==> flow/design.v (excerpt) <==
module apb_uart #(
    parameter SYSTEM_FREQUENCY = 50_000_000,
    parameter SAMPLING_RATE = 16
)(
    input pclk,  
    input preset_n,  
    input psel,
    input penable,
    input pwrite,
    input[11:0] paddr,
    input[3:0] pstrb,
    input[31:0] pwdata,
    output pready,
    output pslverr,
    output[31:0] prdata,
    output irq,
    output logic baud_o,
    output logic tick_rx, 
    input cts_n,
    input rx,
    output tx,
    output rts_n
);
Size: ~810 flip-flops, ~94 I/O pins, roughly 33000 um^2 of cells after synthesis.
clock: 3.37 ns
lec_check: 0
cap_margin: 20
core_aspect_ratio: 0.72
core_margin: 2
core_utilization: 72
cts_cluster_size: 50
hold_slack_margin: 0.3
place_density_lb_addon: 0.01
setup_slack_margin: 0.96
slew_margin: 20
run.sh (not shown) runs the stock make flow with config.mk's settings and CLKGATE_MAP_FILE=.
The baseline went through all stages and came out clean.
==> next run, changes <==
ABC_AREA = 1   (was default)
CELL_PAD_IN_SITES_DETAIL_PLACEMENT = 0   (was default)
CORE_ASPECT_RATIO = default   (was 0.72)
CTS_CLUSTER_DIAMETER = 336   (was default)
CTS_CLUSTER_SIZE = 15   (was 50)
GPL_ROUTABILITY_DRIVEN = 0   (was default)
GPL_TIMING_DRIVEN = 1   (was default)
Final area came out lower by 3.5%. Clock skew increases by 12 ps. Final cell count came out higher by 19%.
==> next run, changes <==
ABC_AREA = default   (was 1)
CELL_PAD_IN_SITES_DETAIL_PLACEMENT = default   (was 0)
CORE_UTILIZATION = 70   (was 72)
CTS_CLUSTER_DIAMETER = default   (was 336)
CTS_CLUSTER_SIZE = default   (was 15)
GPL_ROUTABILITY_DRIVEN = default   (was 0)
GPL_TIMING_DRIVEN = default   (was 1)
HOLD_SLACK_MARGIN = default   (was 0.3)
SETUP_SLACK_MARGIN = 0.98   (was 0.96)
Outcome: Cell area rises by 3.3%; routed wire length is higher by 2.4%; total power is higher by 14%; sequential share of layout area fell by 1.5 points; count of clock-buffer cells in the layout climbs by 20; critical path depth came out lower by 3; maximum frequency is lower by 4.6%; via count is lower by 9.8%.

apb_uart again, from the RTL that the note above started with.
Settings: LEC_CHECK=0, CAP_MARGIN=20, CORE_MARGIN=2, CORE_UTILIZATION=71, CTS_CLUSTER_DIAMETER=258, SLEW_MARGIN=20; clock period 17.3 ns.
Then changed:
Settings changed: ABC_AREA set to 1, CAP_MARGIN 20 to 5, CTS_CLUSTER_SIZE set to 15.
Clock period 17.3 ns to 11.4 ns, I/O delays scaled along.
Final cell count climbs by about a fifth.
Wire length climbs by a little under a tenth.
Setup slack loses 5.0 ns.
Synthesized cell count climbs by a quarter to a third.
Sequential power climbs by well over a third.
Utilization drops by 2.4 points.
Critical path depth climbs by 1.
Combinational power climbs by a quarter to a third.
Final area drops slightly.
Non-clock buffer count drops by 8.
Then changed:
Settings changed: CAP_MARGIN 5 to 20, CORE_UTILIZATION 71 to 72, CTS_CLUSTER_DIAMETER 258 to unset, CTS_CLUSTER_SIZE 15 to unset.
Clock period 11.4 ns to 5.42 ns, I/O delays scaled along.
Worst setup slack loses 3.9 ns.
First-iteration DRC count decreases slightly.
Register-to-register slack loses 5.4 ns.
Sequential share of layout area decreases by 1.5 points.
Sequential cell count does not change.
Routed wire length decreases slightly.
Die size decreases slightly.
Then changed:
Settings changed: ABC_AREA 1 to unset, CORE_UTILIZATION 72 to 40.
Clock period 5.42 ns to 20.0 ns, I/O delays scaled along.
After rerunning:
- The new run finished with timing, DRC and antenna clean
- setup slack improved by 12 ns
- cell count shrinks by 7.4%
- synthesized cell count shrinks by 21%
- area after synthesis shrinks by 2.1%
- critical path depth shrinks by 7
- final area hardly moves

Setup of lane 1:
apb_uart again, from the RTL that the note above started with.
clock: 6.19 ns
lec_check: 0
abc_area: 1
cap_margin: 0
core_margin: 2
core_utilization: 72
cts_cluster_diameter: 400
cts_cluster_size: 10
place_density_lb_addon: 0.07
slew_margin: 20
No stage failed in lane 1, and the final checks on the layout all came back clean.
Here is what was changed in the inputs of lane 2 compared with lane 1.
==> flow/config.mk <==
export PLATFORM = sky130hd
export DESIGN_NAME = apb_uart
export DESIGN_NICKNAME = apb_uart
export VERILOG_FILES = /design/flow/design.v
export SDC_FILE = /design/flow/constraint.sdc
export NUM_CORES = 4
export LEC_CHECK = 0
export ABC_AREA = 1
export CAP_MARGIN = 20
export CORE_MARGIN = 2
export CORE_UTILIZATION = 72
export CTS_CLUSTER_DIAMETER = 374
export CTS_CLUSTER_SIZE = 10
export SETUP_SLACK_MARGIN = 1.0
export SLEW_MARGIN = 20
==> flow/constraint.sdc <==
create_clock -name core_clock -period 3.37 [get_ports {pclk}]
set_input_delay 0.6740 -clock core_clock [delete_from_list [all_inputs] [get_ports {pclk}]]
set_output_delay 0.6740 -clock core_clock [all_outputs]
set_load 0.01 [all_outputs]
Notes after the runs:
Lane 2 finished end to end and its layout was clean on timing, DRC and antenna. Relative to lane 1, the hold slack of lane 2 is lower by 260 ps. Between lane 2 and lane 1, the fraction of area in multi-input gates is higher for lane 2. [compare] base=lane 1 new=lane 2: number of detailed-route iterations in the first pass now sits lower; synthesis-to-layout area growth went up by 2.2 points; post-place setup slack went down by 960 ps. Final cell count (lane 2 vs. lane 1) increases slightly.

Starting RTL as in the previous note.
export LEC_CHECK = 0
export ABC_AREA = 1
export CAP_MARGIN = 5
export CELL_PAD_IN_SITES_DETAIL_PLACEMENT = 2
export CELL_PAD_IN_SITES_GLOBAL_PLACEMENT = 1
export CORE_ASPECT_RATIO = 1.74
export CORE_MARGIN = 2
export CORE_UTILIZATION = 67
export CTS_CLUSTER_DIAMETER = 24
export CTS_CLUSTER_SIZE = 10
export GPL_TIMING_DRIVEN = 1
export MIN_ROUTING_LAYER = met2
export PLACE_DENSITY_LB_ADDON = 0.16
export SETUP_SLACK_MARGIN = 5.0
export SLEW_MARGIN = 20
create_clock -name core_clock -period 20.0 [get_ports {pclk}]
The starting point aborted during global placement without I/O, error FLW-0024.
Next try:
Settings changed: ABC_AREA 1 to unset, CELL_PAD_IN_SITES_DETAIL_PLACEMENT 2 to unset, CELL_PAD_IN_SITES_GLOBAL_PLACEMENT 1 to unset, CORE_ASPECT_RATIO 1.74 to 0.8, CORE_MARGIN 2 to 9, CORE_UTILIZATION 67 to 40, CTS_CLUSTER_DIAMETER 24 to unset, CTS_CLUSTER_SIZE 10 to unset, GPL_TIMING_DRIVEN 1 to unset, MIN_ROUTING_LAYER met2 to unset, PLACE_DENSITY_LB_ADDON 0.16 to unset, SETUP_SLACK_MARGIN 5.0 to 3.31.
After rerunning:
- This time the run passed the timing, design-rule and antenna checks
- synthesized cell count is lower by 21%
- synthesized area shrinks by 2.1%
- die area is higher by 79%
Next try:
Settings changed: CAP_MARGIN 5 to 20, CORE_ASPECT_RATIO 0.8 to unset, CORE_MARGIN 9 to 7.
Count of clock-buffer cells in the layout grows by 7.
Register-to-register slack got worse by 20 ps.
Global-route usage is higher by 0.14 points.
Next try:
Settings changed: CELL_PAD_IN_SITES_DETAIL_PLACEMENT set to 2, CELL_PAD_IN_SITES_GLOBAL_PLACEMENT set to 3, CORE_UTILIZATION 40 to 58, CTS_CLUSTER_SIZE set to 60, MIN_ROUTING_LAYER set to met2, SETUP_SLACK_MARGIN 3.31 to 5.0.
Outcome: Now the flow failed in global placement without I/O on GPL-0301. Synthesized area stays the same. Die area falls by 30%. Synthesized cell count is unchanged.
Next try:
Settings changed: ABC_AREA set to 1, CAP_MARGIN 20 to 5, CELL_PAD_IN_SITES_GLOBAL_PLACEMENT 3 to 1, CORE_ASPECT_RATIO set to 1.74, CORE_MARGIN 7 to 2, CORE_UTILIZATION 58 to 53, CTS_CLUSTER_SIZE 60 to 10, GPL_TIMING_DRIVEN set to 1.
After rerunning:
- Now the flow died in detailed placement
- synthesized cell count climbs by 27%
- die size went up by 3.1%
- area after synthesis goes up by 2.1%
Next try:
Settings changed: ABC_AREA 1 to unset, CAP_MARGIN 5 to 20, CELL_PAD_IN_SITES_DETAIL_PLACEMENT 2 to 1, CELL_PAD_IN_SITES_GLOBAL_PLACEMENT 1 to 3, CORE_ASPECT_RATIO 1.74 to unset, CORE_MARGIN 2 to 7, CORE_UTILIZATION 53 to 64, CTS_CLUSTER_SIZE 10 to 18, GPL_ROUTABILITY_DRIVEN set to 0, GPL_TIMING_DRIVEN 1 to unset, SLEW_MARGIN 20 to 25.
Outcome:
- With this change the flow stopped in global placement without I/O (GPL-0301)
- die area goes down by about 12%
- synthesized cell count decreases by 21%
- area after synthesis decreases by about 2%

## run A
apb_uart again, from the RTL that the note above started with.
Design apb_uart, start of the top module:
module apb_uart #(
    parameter SYSTEM_FREQUENCY = 50_000_000,
    parameter SAMPLING_RATE = 16
)(
    input pclk,  
    input preset_n,  
    input psel,
    input penable,
    input pwrite,
    input[11:0] paddr,
    input[3:0] pstrb,
    input[31:0] pwdata,
    output pready,
    output pslverr,
    output[31:0] prdata,
    output irq,
    output logic baud_o,
    output logic tick_rx, 
    input cts_n,
    input rx,
    output tx,
    output rts_n
);
clock: 3.37 ns
lec_check: 0
abc_area: 1
cap_margin: 20
core_aspect_ratio: 0.7
core_margin: 2
core_utilization: 72
cts_cluster_diameter: 372
cts_cluster_size: 10
hold_slack_margin: 0.18
place_density: 0.36
setup_slack_margin: 0.99
slew_margin: 20
What run B does differently from run A at the input level:
Settings: swapping 0.99 for 1.0 in SETUP_SLACK_MARGIN; swapping 0.7 for 0.72 in CORE_ASPECT_RATIO; swapping 0.36 for 0.37 in PLACE_DENSITY; swapping 372 for 374 in CTS_CLUSTER_DIAMETER; clearing HOLD_SLACK_MARGIN, which used to be 0.18.
- uart_tx_top_inst.fifo_tx_inst.count[3] as the launching element of the worst setup path was reported by run A, and apb_slave_inst.register_file_inst.fcr_o[0] by run B.
- Delta (run B minus run A): die footprint held steady, length of routed wiring on met1 shrank by 0.48%, relative max-transition margin grew by 1.8 points.
The following lists how run C was set up differently from run B:
Settings: PLACE_DENSITY_LB_ADDON: unset -> 0.0; PLACE_DENSITY: 0.37 -> unset.
Notes after the runs:
Run C against run B: final cell count now sits at about the same level; area after detailed placement now sits at about the same level; arithmetic-cell share of the synthesized area counting full adders, half adders and majority gates now sits at about the same level; portion of the layout cell area used by clock cells now sits at about the same level.
Power is estimated from default activity; no workload was simulated.
